==> flow/design.v (excerpt) <==
module std_fp_smult_pipe #(
    parameter WIDTH = 32,
    parameter INT_WIDTH = 16,
    parameter FRAC_WIDTH = 16
) (
    input  [WIDTH-1:0]              left,
    input  [WIDTH-1:0]              right,
    input  logic                    reset,
    input  logic                    go,
    input  logic                    clk,
    output logic [WIDTH-1:0]        out,
    output logic                    done
);
  std_fp_mult_pipe #(
    .WIDTH(WIDTH),
    .INT_WIDTH(INT_WIDTH),
    .FRAC_WIDTH(FRAC_WIDTH),
    .SIGNED(1)
  ) comp (
    .clk(clk),
    .done(done),
    .reset(reset),
    .go(go),
    .left(left),
    .right(right),
    .out(out)
  );
endmodule
For scale: roughly 3400 cells after synthesis, roughly 99 flip-flops, roughly 100 I/O pins, roughly 0.032 sq mm of cells after synthesis.
export LEC_CHECK = 0
export CAP_MARGIN = 0
export CORE_MARGIN = 2
export CORE_UTILIZATION = 72
export CTS_CLUSTER_DIAMETER = 30
export CTS_CLUSTER_SIZE = 56
export PLACE_DENSITY_LB_ADDON = 0.2
export SETUP_SLACK_MARGIN = 2.25
export SLEW_MARGIN = 20
create_clock -name core_clock -period 7.72 [get_ports {clk}]
run.sh (not shown) runs the stock make flow with config.mk's settings and CLKGATE_MAP_FILE=.
The baseline completed with no timing, DRC or antenna violations.
==> next run, changes <==
- CAP_MARGIN: 0 -> 20
- CTS_CLUSTER_DIAMETER: 30 -> not set
- CTS_CLUSTER_SIZE: 56 -> not set
- PLACE_DENSITY_LB_ADDON: 0.2 -> 0.19
- SETUP_SLACK_MARGIN: 2.25 -> not set
- clock period: 7.72 -> 7.02 ns (I/O delays scaled with it)
- With this change the flow finished but fails on negative setup slack
- synthesized area is unchanged
- count of clock-buffer cells in the layout decreases by 1
- clock skew hardly moves
- routed wire length decreases by 12%
- combinational power increases by about 10%
- global-route usage decreases by 2.3 points
- synthesized cell count is unchanged
- die area does not change
- final area decreases by 0.71%
- hold slack stays flat
- via count decreases by 6.2%
==> next run, changes <==
- CORE_UTILIZATION: 72 -> 40
- PLACE_DENSITY_LB_ADDON: 0.19 -> not set
- clock period: 7.02 -> 7.37 ns (I/O delays scaled with it)
This time the run went through all stages and came out clean.
Core utilization shrinks by 40 points.
Sequential power shrinks by 4.5%.
Worst setup slack gets better by 0.57 ns.
Hold slack gets better by 0.0089 ns.
Global-route usage shrinks by 20 points.
Combinational power shrinks by 20%.
Count of clock-buffer cells in the layout stays the same.

========
The RTL this note starts from:
==> flow/design.v <==
module std_fp_mult_pipe #(
    parameter WIDTH = 32,
    parameter INT_WIDTH = 16,
    parameter FRAC_WIDTH = 16,
    parameter SIGNED = 0
) (
    input  logic [WIDTH-1:0] left,
    input  logic [WIDTH-1:0] right,
    input  logic             go,
    input  logic             clk,
    input  logic             reset,
    output logic [WIDTH-1:0] out,
    output logic             done
);
  logic [WIDTH-1:0]          rtmp;
  logic [WIDTH-1:0]          ltmp;
  logic [(WIDTH << 1) - 1:0] out_tmp;
  logic done_buf[2:0];
  assign done = done_buf[2];
  assign out = out_tmp[(WIDTH << 1) - INT_WIDTH - 1 : WIDTH - INT_WIDTH];
  logic start;
  assign start = go & done_buf[0] == 0 & done_buf[1] == 0;
  always_ff @(posedge clk) begin
    if (start)
      done_buf[0] <= 1;
    else
      done_buf[0] <= 0;
  end
  always_ff @(posedge clk) begin
    if (go) begin
      done_buf[2] <= done_buf[1];
      done_buf[1] <= done_buf[0];
    end else begin
      done_buf[2] <= 0;
      done_buf[1] <= 0;
    end
  end
  always_ff @(posedge clk) begin
    if (reset) begin
      rtmp <= 0;
      ltmp <= 0;
      out_tmp <= 0;
    end else if (go) begin
      if (SIGNED) begin
        rtmp <= $signed(right);
        ltmp <= $signed(left);
        out_tmp <= $signed(
          { {WIDTH{ltmp[WIDTH-1]}}, ltmp} *
          { {WIDTH{rtmp[WIDTH-1]}}, rtmp}
        );
      end else begin
        rtmp <= right;
        ltmp <= left;
        out_tmp <= ltmp * rtmp;
      end
    end else begin
      rtmp <= 0;
      ltmp <= 0;
      out_tmp <= out_tmp;
    end
  end
endmodule
module std_fp_smult_pipe #(
    parameter WIDTH = 32,
    parameter INT_WIDTH = 16,
    parameter FRAC_WIDTH = 16
) (
    input  [WIDTH-1:0]              left,
    input  [WIDTH-1:0]              right,
    input  logic                    reset,
    input  logic                    go,
    input  logic                    clk,
    output logic [WIDTH-1:0]        out,
    output logic                    done
);
  std_fp_mult_pipe #(
    .WIDTH(WIDTH),
    .INT_WIDTH(INT_WIDTH),
    .FRAC_WIDTH(FRAC_WIDTH),
    .SIGNED(1)
  ) comp (
    .clk(clk),
    .done(done),
    .reset(reset),
    .go(go),
    .left(left),
    .right(right),
    .out(out)
  );
endmodule
clock: 5.11 ns
lec_check: 0
cap_margin: 5
core_margin: 2
core_utilization: 72
cts_cluster_diameter: 93
place_density: 0.65
setup_slack_margin: 0.51
slew_margin: 20
The first run finished but fails on negative setup slack.
Next try:
- CAP_MARGIN: 5 -> 20
- CTS_CLUSTER_DIAMETER: 93 -> not set
- SETUP_SLACK_MARGIN: 0.51 -> -0.5
- clock period: 5.11 -> 6.61 ns (I/O delays scaled with it)
=> The new run reached the layout checks and failed them: negative setup slack. Final area falls slightly. Routed wire length falls slightly. Total power falls by a quarter to a third. Final cell count falls slightly. Maximum frequency is about the same. Clock-buffer cell count stays the same. Non-clock buffer count falls by 20. Worst setup slack gains 1.5 ns. Clock power falls by a quarter to a third. Via count falls slightly.
Next try:
- CORE_UTILIZATION: 72 -> 66
- PLACE_DENSITY: 0.65 -> not set
- SETUP_SLACK_MARGIN: -0.5 -> not set
- clock period: 6.61 -> 5.11 ns (I/O delays scaled with it)
What happened:
- The new run ran to the end with violations: negative setup slack
- cell count climbs by 1.9%
- combinational power is higher by 37%
- fmax is about the same
- sequential power grows by 29%
- routed wire length grows by 1.1%
- clock-buffer cell count does not change
- critical path depth is unchanged

========
Starts from the design.v that is shown in full above.
Settings: LEC_CHECK=0, CAP_MARGIN=20, CORE_MARGIN=2, CORE_UTILIZATION=72, HOLD_SLACK_MARGIN=-0.09, PLACE_DENSITY=0.65, SETUP_SLACK_MARGIN=-0.5, SLEW_MARGIN=20; clock period 6.2 ns.
The first run produced a layout that fails on negative setup slack.
Change:
- ABC_AREA: unset -> 0
- CTS_CLUSTER_DIAMETER: unset -> 193
- CTS_CLUSTER_SIZE: unset -> 96
- HOLD_SLACK_MARGIN: -0.09 -> unset
- PLACE_DENSITY: 0.65 -> unset
- SETUP_SLACK_MARGIN: -0.5 -> 0.27
- clock period: 6.2 -> 2.74 ns (I/O delays scaled with it)
Effect: The changed run finished with negative setup slack left; sequential share of layout area barely changes; flip-flop count stays the same; via count came out higher slightly; worst hold slack is worse by 10 ps; total power came out higher by well over a third; first-iteration DRC count came out higher by a few percent; core utilization came out higher by 0.96 points; clock-buffer cell count is unchanged; wire length came out higher by a few percent.
Change:
- ABC_AREA: 0 -> unset
- CORE_UTILIZATION: 72 -> 68
- CTS_CLUSTER_DIAMETER: 193 -> unset
- CTS_CLUSTER_SIZE: 96 -> 39
- SETUP_SLACK_MARGIN: 0.27 -> unset
- clock period: 2.74 -> 5.72 ns (I/O delays scaled with it)
=> The new run finished with negative setup slack left. Power came out lower by well over a third. Combinational power is lower by well over a third. Sequential share of layout area barely changes. Design area barely changes. Wire length drops by roughly a tenth. Synthesized cell count does not change. Count of clock-buffer cells in the layout stays the same. Sequential power is lower by well over a third.

========
RTL: the design.v shown in full above, as it stands there.
clock: 7.5 ns
lec_check: 0
abc_area: 1
cap_margin: 0
cell_pad_in_sites_global_placement: 1
core_margin: 2
core_utilization: 40
cts_cluster_diameter: 332
cts_cluster_size: 66
hold_slack_margin: -0.07
place_density: 0.89
slew_margin: 0
Rerun with:
CELL_PAD_IN_SITES_GLOBAL_PLACEMENT = not set   (was 1)
CORE_UTILIZATION = 57   (was 40)
CTS_CLUSTER_SIZE = 87   (was 66)
PLACE_DENSITY = 0.37   (was 0.89)
After rerunning: Core utilization rose by 18 points. Routed wire length rose by about 3.6%. Count of clock-buffer cells in the layout does not change. Global-route usage rose by 11 points. Sequential share of layout area barely changes.
Rerun with:
ABC_AREA = 0   (was 1)
CAP_MARGIN = 20   (was 0)
CELL_PAD_IN_SITES_DETAIL_PLACEMENT = 2   (was not set)
CELL_PAD_IN_SITES_GLOBAL_PLACEMENT = 3   (was not set)
CORE_UTILIZATION = 26   (was 57)
CTS_CLUSTER_DIAMETER = not set   (was 332)
CTS_CLUSTER_SIZE = 53   (was 87)
HOLD_SLACK_MARGIN = not set   (was -0.07)
MAX_ROUTING_LAYER = met4   (was not set)
PLACE_DENSITY = not set   (was 0.37)
SLEW_MARGIN = 20   (was 0)
=> Flip-flop count stays the same; setup slack loses 0.098 ns; core utilization drops by 32 points; clock skew drops by 0.022 ns.

========
Starts from the design.v that is shown in full above.
clock: 7.59 ns
lec_check: 0
abc_area: 1
cap_margin: 30
cell_pad_in_sites_detail_placement: 1
core_margin: 5
core_utilization: 40
max_routing_layer: met4
setup_slack_margin: 2.2
slew_margin: 15
tns_end_percent: 60
The baseline passed the timing, design-rule and antenna checks.
Change:
Settings changed: CAP_MARGIN 30 to 20, CELL_PAD_IN_SITES_DETAIL_PLACEMENT 1 to unset, CORE_MARGIN 5 to 2, CORE_UTILIZATION 40 to 72, CTS_CLUSTER_SIZE set to 96, MAX_ROUTING_LAYER met4 to unset, SETUP_SLACK_MARGIN 2.2 to unset, SLEW_MARGIN 15 to 20, TNS_END_PERCENT 60 to unset.
Clock period 7.59 ns to 2.74 ns, I/O delays scaled along.
With this change the flow did not get past 5_1_grt.
Synthesized cell count stays the same.
Synthesized area stays the same.
Die size came out lower by 46%.
Change:
Settings changed: ABC_AREA 1 to unset, CTS_CLUSTER_DIAMETER set to 175, TNS_END_PERCENT set to 5.
Clock period 2.74 ns to 6.75 ns, I/O delays scaled along.
Result: The changed run finished but failed the layout checks on negative setup slack. Die area falls by 5.7%. Synthesized cell count falls by about 22%. Area after synthesis falls by about 6%.
Change:
Settings changed: CORE_UTILIZATION 72 to 40, CTS_CLUSTER_DIAMETER 175 to unset, CTS_CLUSTER_SIZE 96 to unset, TNS_END_PERCENT 5 to unset.
Clock period 6.75 ns to 7.5 ns, I/O delays scaled along.
Result: With this change the flow ran to the end with no violations. Synthesized cell count does not change. Utilization decreases by 41 points. Sequential power shrinks by 10%. Design area goes down by 5.1%. Total power decreases by 20%.
Change:
Settings changed: CORE_UTILIZATION 40 to 70, CTS_CLUSTER_DIAMETER set to 162, CTS_CLUSTER_SIZE set to 100.
Effect: The new run finished with timing, DRC and antenna clean. Combinational power is about the same. Synthesized area is unchanged. Utilization rose by 32 points.
Power is estimated from default activity; no workload was simulated.
